Setup of run 1:
==> flow/design.v <==
module mul(
    input         mul_clk,
    input         resetn,
    input         mul_signed,
    input  [31:0] x,
    input  [31:0] y,
    input         de_to_ex_valid,
    input         ex_allowin,
    output [63:0] result
);
    wire [16:0] booth_c;                              
    wire [63:0] booth_part_prod [16:0];               
    wire [16:0] part_prod [63:0];                     
    wire [63:0] x_mul = {{32{x[31]&mul_signed}}, x}; 
    wire [33:0] y_mul = {{ 2{y[31]&mul_signed}}, y};
    genvar j;
    generate
    for(j = 0; j < 17; j = j + 1) begin : booth
        if(j == 0) begin
          booth_2b booth_0(
                            .Y({y_mul[1:0], 1'b0}), 
                            .X(x_mul             ),
                            .P(booth_part_prod[0]), 
                            .C(booth_c[0]        )
                          );
        end else begin
          booth_2b booth(
                            .Y(y_mul[2*j+1:2*j-1]), 
                            .X(x_mul<<(2*j)      ), 
                            .P(booth_part_prod[j]), 
                            .C(booth_c[j]        )
                        );
        end
    end
    endgenerate
    genvar k;
    generate
    for(k = 0; k < 64; k = k + 1)
        begin: switch
            assign part_prod[k] = {
                                        booth_part_prod[16][k],
                                        booth_part_prod[15][k], 
                                        booth_part_prod[14][k], 
                                        booth_part_prod[13][k], 
                                        booth_part_prod[12][k], 
                                        booth_part_prod[11][k], 
                                        booth_part_prod[10][k], 
                                        booth_part_prod[ 9][k], 
                                        booth_part_prod[ 8][k], 
                                        booth_part_prod[ 7][k], 
                                        booth_part_prod[ 6][k], 
                                        booth_part_prod[ 5][k], 
                                        booth_part_prod[ 4][k], 
                                        booth_part_prod[ 3][k], 
                                        booth_part_prod[ 2][k], 
                                        booth_part_prod[ 1][k], 
                                        booth_part_prod[ 0][k]
                                  };
        end
    endgenerate
    reg  [16:0] booth_c_r;               
    reg  [16:0] part_prod_r[63:0];       
    wire [13:0] c[63:0];                 
    wire [63:0] add_src1, add_src2;      
    always @(posedge mul_clk)
    begin
        if(de_to_ex_valid & ex_allowin) begin
                booth_c_r <= booth_c;
        end
    end
    genvar m;
    generate
        for(m = 0; m < 64; m = m + 1) begin : part_prod_trans
            always @(posedge mul_clk)
            begin
                if(de_to_ex_valid & ex_allowin) begin
                    part_prod_r[m] <= part_prod[m];
                end
            end
        end
    endgenerate
    assign c[0] = booth_c_r[13:0];
    assign add_src2[0] = booth_c_r[14];
    genvar i;
    generate
    for(i = 0; i < 64; i = i + 1) 
    begin: wallace
        if(i < 63) begin
            wallace_16 wallace(
                                    .cin    (c[i]          ), 
                                    .data_in(part_prod_r[i]), 
                                    .cout   (c[i+1]        ), 
                                    .C      (add_src2[i+1] ), 
                                    .S      (add_src1[i]   )
                               );
        end else begin
            wallace_16 wallace_63(
                                    .cin    (c[63]          ),
                                    .data_in(part_prod_r[63]), 
                                    .S      (add_src1[63]   )
                                 );
        end
    end
    endgenerate
    assign result = add_src1 + add_src2 + booth_c_r[15] + booth_c_r[16];
endmodule
module booth_2b(
    input [2:0] Y,
    input [63:0] X,
    output [63:0] P,
    output C
);
    assign P = Y==3'b001 ? X      :
               Y==3'b010 ? X      :
               Y==3'b011 ? X<<1   :
               Y==3'b100 ? ~(X<<1):
               Y==3'b101 ? ~X     :
               Y==3'b110 ? ~X     :
                           68'd0;
    assign C = Y==3'b100 || Y==3'b101 || Y==3'b110;
endmodule
module wallace_16(
    input  [13:0] cin,
    input  [16:0] data_in,
    output [13:0] cout,
    output        C,
    output        S
);
    wire B1_2, A1_2, C1_3, B1_3, A1_3, A2_0, C2_1, B2_1, A2_1, B3_1, A3_1, A4_0, B4_0, A5_0;
    function [1:0] Add_1;
        input A, B, CIN;
        begin
          Add_1 = A + B + CIN;
        end
    endfunction
    assign {cout[ 0], B1_2} = Add_1(data_in[ 4], data_in[ 3], data_in[ 2]),
           {cout[ 1], A1_2} = Add_1(data_in[ 7], data_in[ 6], data_in[ 5]),
           {cout[ 2], C1_3} = Add_1(data_in[10], data_in[ 9], data_in[ 8]),
           {cout[ 3], B1_3} = Add_1(data_in[13], data_in[12], data_in[11]),
           {cout[ 4], A1_3} = Add_1(data_in[16], data_in[15], data_in[14]),
           {cout[ 5], A2_0} = Add_1(    cin[ 2],     cin[ 1],     cin[ 0]),
           {cout[ 6], C2_1} = Add_1(data_in[ 0],     cin[ 4],     cin[ 3]),
           {cout[ 7], B2_1} = Add_1(       A1_2,        B1_2, data_in[ 1]),
           {cout[ 8], A2_1} = Add_1(       A1_3,        B1_3,        C1_3),
           {cout[ 9], B3_1} = Add_1(       A2_0,     cin[ 6],     cin[ 5]),
           {cout[10], A3_1} = Add_1(       A2_1,        B2_1,        C2_1),
           {cout[11], B4_0} = Add_1(    cin[ 9],     cin[ 8],     cin[ 7]),
           {cout[12], A4_0} = Add_1(       A3_1,        B3_1,     cin[10]),
           {cout[13], A5_0} = Add_1(       A4_0,        B4_0,     cin[11]),
           {C       , S   } = Add_1(       A5_0,     cin[13],     cin[12]);
endmodule
clock: 7.25 ns
lec_check: 0
abc_area: 1
cap_margin: 30
cell_pad_in_sites_detail_placement: 1
cell_pad_in_sites_global_placement: 3
core_aspect_ratio: 1.27
core_margin: 2
core_utilization: 16
cts_cluster_size: 59
gpl_routability_driven: 1
gpl_timing_driven: 0
hold_slack_margin: 0.25
min_routing_layer: met2
place_density_lb_addon: 0.04
setup_slack_margin: 1.65
slew_margin: 5
tns_end_percent: 70
run.sh (not shown) runs the stock make flow with config.mk's settings and CLKGATE_MAP_FILE=.
Run 1 finished every stage; the final checks, however, were not passed, the failures being negative setup slack.
The inputs of run 2 differ from those of run 1 as listed below.
- clearing PLACE_DENSITY_LB_ADDON, which used to be 0.04
- clearing CELL_PAD_IN_SITES_DETAIL_PLACEMENT, which used to be 1
- clearing CELL_PAD_IN_SITES_GLOBAL_PLACEMENT, which used to be 3
- clearing CTS_CLUSTER_SIZE, which used to be 59
- swapping 1.65 for 3.49 in SETUP_SLACK_MARGIN
- clearing GPL_ROUTABILITY_DRIVEN, which used to be 1
- clearing CORE_ASPECT_RATIO, which used to be 1.27
- clearing ABC_AREA, which used to be 1
- swapping 16 for 40 in CORE_UTILIZATION
- clearing TNS_END_PERCENT, which used to be 70
- swapping 30 for 20 in CAP_MARGIN
- clearing MIN_ROUTING_LAYER, which used to be met2
- swapping 5 for 20 in SLEW_MARGIN
- clearing GPL_TIMING_DRIVEN, which used to be 0
- clearing HOLD_SLACK_MARGIN, which used to be 0.25
- swapping 7.25 for 11.7 in the clock period (ns, I/O delays scaled along)
Changes observed in run 2 relative to run 1: floorplan die width fell by about 28%, global-route usage fell by 12 points.
Non-clock buffer count went down by more than half going from run 1 to run 2.
Run 2: flow completed, timing, DRC and antenna clean
Run 2 vs. run 1: die area now sits lower, inverter count shows a reduction of 246, layout-stage area growth over the synthesis result -22 points, length of routed met2 wiring now smaller.
| cell total in the yosys stat output | higher: run 1 |
Compared with run 1, in run 2 placed instance count fell by 3781; count of TritonRoute iterations in the first routing pass fell by 6; routed wire length fell by 270000 um.
--- input diff run 2..run 3 ---
- an added MAX_ROUTING_LAYER of met4
- a change of CORE_UTILIZATION from 40 to 72
- a deleted SETUP_SLACK_MARGIN that had been 3.49
- a change of the clock period (ns, I/O delays scaled along) from 11.7 to 8.55
==> comparison <==
Finished, but not clean: run 3, with negative setup slack.
Diff run 2 -> run 3: via count +2166, worst path required time -2.52 ns.
Re sum of negative setup slack: run 3 is 15.94 ns down on run 2.
In run 3, the global-route usage came out 21 points above the value in run 2.
Relative to run 3, the following input files were edited for run 4:
- an added SETUP_SLACK_MARGIN of 1.9
- an added PLACE_DENSITY of 0.41
- an added TNS_END_PERCENT of 40
- an added CTS_CLUSTER_DIAMETER of 30
- an added HOLD_SLACK_MARGIN of -0.08
- a change of the clock period (ns, I/O delays scaled along) from 8.55 to 6.51
--- outcome ---
No crash in run 4: every stage finished, but the layout fails its final checks due to negative setup slack. Run 3 ran in full, but the layout does not pass; the checks complain about negative setup slack. Worst setup margin was lower in the run labelled run 4. Compared with run 3, run 4 shows a clock transition at the registers of the reported paths that is 0.02 ns lower. Number of diodes was lower in run 4 than in run 3. Run 4 against run 3: slew at the pin with the worst max-slew slack now sits higher, cell count up about 2.7%. Compared with run 3, total routed wirelength in run 4 increased by a few percent.


Starts from the design.v that is shown in full above.
export LEC_CHECK = 0
export CAP_MARGIN = 20
export CORE_MARGIN = 2
export CORE_UTILIZATION = 72
export HOLD_SLACK_MARGIN = -0.09
export MAX_ROUTING_LAYER = met4
export SETUP_SLACK_MARGIN = -0.4
export SLEW_MARGIN = 20
export TNS_END_PERCENT = 40
create_clock -name core_clock -period 6.62 [get_ports {mul_clk}]
The baseline produced a layout that fails on negative setup slack.
Next try:
HOLD_SLACK_MARGIN = default   (was -0.09)
MAX_ROUTING_LAYER = default   (was met4)
PLACE_DENSITY_LB_ADDON = 0.01   (was default)
SETUP_SLACK_MARGIN = 2.02   (was -0.4)
TNS_END_PERCENT = default   (was 40)
clock period = 7.99 ns   (was 6.62 ns; I/O delays follow)
What happened: The new run finished but failed the layout checks on negative setup slack; die area does not change; synthesized cell count is unchanged; final area came out higher by 0.87%; worst setup slack improved by 1.2 ns; clock-buffer cell count came out higher by 6; cell count stays the same; wire length came out higher by 0.98%; sequential share of layout area came out lower by 0.25 points.
Next try:
CORE_UTILIZATION = 66   (was 72)
PLACE_DENSITY_LB_ADDON = default   (was 0.01)
SETUP_SLACK_MARGIN = default   (was 2.02)
clock period = 11.7 ns   (was 7.99 ns; I/O delays follow)
Outcome: With this change the flow completed with no timing, DRC or antenna violations. Non-clock buffer count goes down by 347. Worst setup slack gets better by 1.6 ns. Final area shrinks by 6.7%. First-iteration DRC count is lower by 18%. Sequential cell count stays the same. Routed wire length shrinks by 6.1%.
Next try:
CORE_UTILIZATION = 40   (was 66)
Result:
- The new run ran to the end with no violations
- clock-buffer cell count rose by 16
- first-iteration DRC count falls by 19%
- die area increases by 64%


// mul: RTL as listed in full above, without the edits since
export LEC_CHECK = 0
export CAP_MARGIN = 0
export CORE_MARGIN = 7
export CORE_UTILIZATION = 40
export CTS_CLUSTER_DIAMETER = 202
export GPL_ROUTABILITY_DRIVEN = 0
export GPL_TIMING_DRIVEN = 0
export PLACE_DENSITY_LB_ADDON = 0.05
export SLEW_MARGIN = 20
create_clock -name core_clock -period 15.7 [get_ports {mul_clk}]
Edit:
CAP_MARGIN = 20   (was 0)
CELL_PAD_IN_SITES_DETAIL_PLACEMENT = 1   (was default)
CELL_PAD_IN_SITES_GLOBAL_PLACEMENT = 0   (was default)
CORE_MARGIN = 2   (was 7)
CTS_CLUSTER_DIAMETER = default   (was 202)
GPL_TIMING_DRIVEN = 1   (was 0)
HOLD_SLACK_MARGIN = -0.09   (was default)
PLACE_DENSITY_LB_ADDON = 0.26   (was 0.05)
TNS_END_PERCENT = 20   (was default)
clock period = 12.0 ns   (was 15.7 ns; I/O delays follow)
The new run produced a clean layout.
Count of clock-buffer cells in the layout goes up by 13.
Utilization goes down by 0.76 points.
Wire length goes down by 21%.
Final area goes down by 1.7%.
Via count goes down by 4.7%.
Setup slack loses 2100 ps.
Area after synthesis stays the same.
Cell count goes down by 4.7%.
Sequential share of layout area goes up by 0.51 points.
Edit:
CELL_PAD_IN_SITES_DETAIL_PLACEMENT = default   (was 1)
CELL_PAD_IN_SITES_GLOBAL_PLACEMENT = default   (was 0)
CORE_UTILIZATION = 72   (was 40)
GPL_ROUTABILITY_DRIVEN = default   (was 0)
GPL_TIMING_DRIVEN = default   (was 1)
MAX_ROUTING_LAYER = met4   (was default)
PLACE_DENSITY_LB_ADDON = 0.01   (was 0.26)
SETUP_SLACK_MARGIN = 2.02   (was default)
TNS_END_PERCENT = 40   (was 20)
clock period = 6.81 ns   (was 12.0 ns; I/O delays follow)
Effect: This time the run produced a layout that fails on setup timing; die area decreases by well over a third; final area goes up by a few percent; cell count falls by a few percent; non-clock buffer count rose by 351; sequential cell count stays the same.
Edit:
CORE_UTILIZATION = 68   (was 72)
HOLD_SLACK_MARGIN = default   (was -0.09)
PLACE_DENSITY_LB_ADDON = default   (was 0.01)
SETUP_SLACK_MARGIN = 0.12   (was 2.02)
TNS_END_PERCENT = default   (was 40)
clock period = 8.27 ns   (was 6.81 ns; I/O delays follow)
The changed run ran to the end with violations: setup timing.
Worst setup slack gains 1300 ps.
Via count drops by 3.1%.
Sequential share of layout area went up by 0.26 points.
Global-route usage is lower by 3.6 points.
Utilization falls by 5.5 points.
Design area goes down by 0.90%.
Clock-buffer cell count increases by 2.
Area after synthesis stays the same.
Routed wire length shrinks by 2.8%.


// mul: RTL as listed in full above, without the edits since
Settings: LEC_CHECK=0, ABC_AREA=1, CAP_MARGIN=30, CELL_PAD_IN_SITES_DETAIL_PLACEMENT=1, CELL_PAD_IN_SITES_GLOBAL_PLACEMENT=3, CORE_ASPECT_RATIO=1.27, CORE_MARGIN=6, CORE_UTILIZATION=66, CTS_CLUSTER_SIZE=93, GPL_ROUTABILITY_DRIVEN=1, GPL_TIMING_DRIVEN=0, HOLD_SLACK_MARGIN=0.25, MAX_ROUTING_LAYER=met5, MIN_ROUTING_LAYER=met2, PLACE_DENSITY_LB_ADDON=0.04, SETUP_SLACK_MARGIN=1.23, SLEW_MARGIN=5, TNS_END_PERCENT=5; clock period 7.25 ns.
The starting point failed in global placement without I/O with FLW-0024.
Change:
==> flow/config.mk (replaced) <==
export PLATFORM = sky130hd
export DESIGN_NAME = mul
export DESIGN_NICKNAME = mul
export VERILOG_FILES = /design/flow/design.v
export SDC_FILE = /design/flow/constraint.sdc
export NUM_CORES = 4
export LEC_CHECK = 0
export CAP_MARGIN = 20
export CORE_MARGIN = 2
export CORE_UTILIZATION = 65
export MAX_ROUTING_LAYER = met4
export SLEW_MARGIN = 20
==> flow/constraint.sdc (replaced) <==
create_clock -name core_clock -period 9.74 [get_ports {mul_clk}]
set_input_delay 1.9480 -clock core_clock [delete_from_list [all_inputs] [get_ports {mul_clk}]]
set_output_delay 1.9480 -clock core_clock [all_outputs]
set_load 0.01 [all_outputs]
What happened: With this change the flow completed with no timing, DRC or antenna violations; die area went down by 2.2%; synthesized cell count shrinks by 10%; area after synthesis goes up by 1.8%.
Change:
--- a/flow/config.mk
+++ b/flow/config.mk
@@ -9,4 +9,4 @@
 export CORE_MARGIN = 2
-export CORE_UTILIZATION = 65
-export MAX_ROUTING_LAYER = met4
+export CORE_UTILIZATION = 57
+export SETUP_SLACK_MARGIN = 2.21
 export SLEW_MARGIN = 20
==> flow/constraint.sdc (replaced) <==
create_clock -name core_clock -period 8.27 [get_ports {mul_clk}]
set_input_delay 1.6540 -clock core_clock [delete_from_list [all_inputs] [get_ports {mul_clk}]]
set_output_delay 1.6540 -clock core_clock [all_outputs]
set_load 0.01 [all_outputs]
Result:
- Now the flow ran to the end with violations: negative setup slack
- first-iteration DRC count is higher by 8.5%
- non-clock buffer count is higher by 282
- global-route usage is lower by 3.4 points
- core utilization is lower by 5.6 points
- clock-buffer cell count is higher by 7
- design area is higher by 6.0%
- worst setup slack degrades by 1.1 ns
Change:
--- a/flow/config.mk
+++ b/flow/config.mk
@@ -8,5 +8,9 @@
 export CAP_MARGIN = 20
+export CORE_ASPECT_RATIO = 0.72
 export CORE_MARGIN = 2
-export CORE_UTILIZATION = 57
-export SETUP_SLACK_MARGIN = 2.21
+export CORE_UTILIZATION = 72
+export CTS_CLUSTER_DIAMETER = 45
+export CTS_CLUSTER_SIZE = 72
+export PLACE_DENSITY_LB_ADDON = 0.01
+export SETUP_SLACK_MARGIN = 2.02
 export SLEW_MARGIN = 20
==> flow/constraint.sdc (replaced) <==
create_clock -name core_clock -period 7.68 [get_ports {mul_clk}]
set_input_delay 1.5360 -clock core_clock [delete_from_list [all_inputs] [get_ports {mul_clk}]]
set_output_delay 1.5360 -clock core_clock [all_outputs]
set_load 0.01 [all_outputs]
Outcome: The changed run completed and failed the layout checks on negative setup slack; via count went up by 8.8%; cell area went up by 0.68%; area after synthesis does not change.
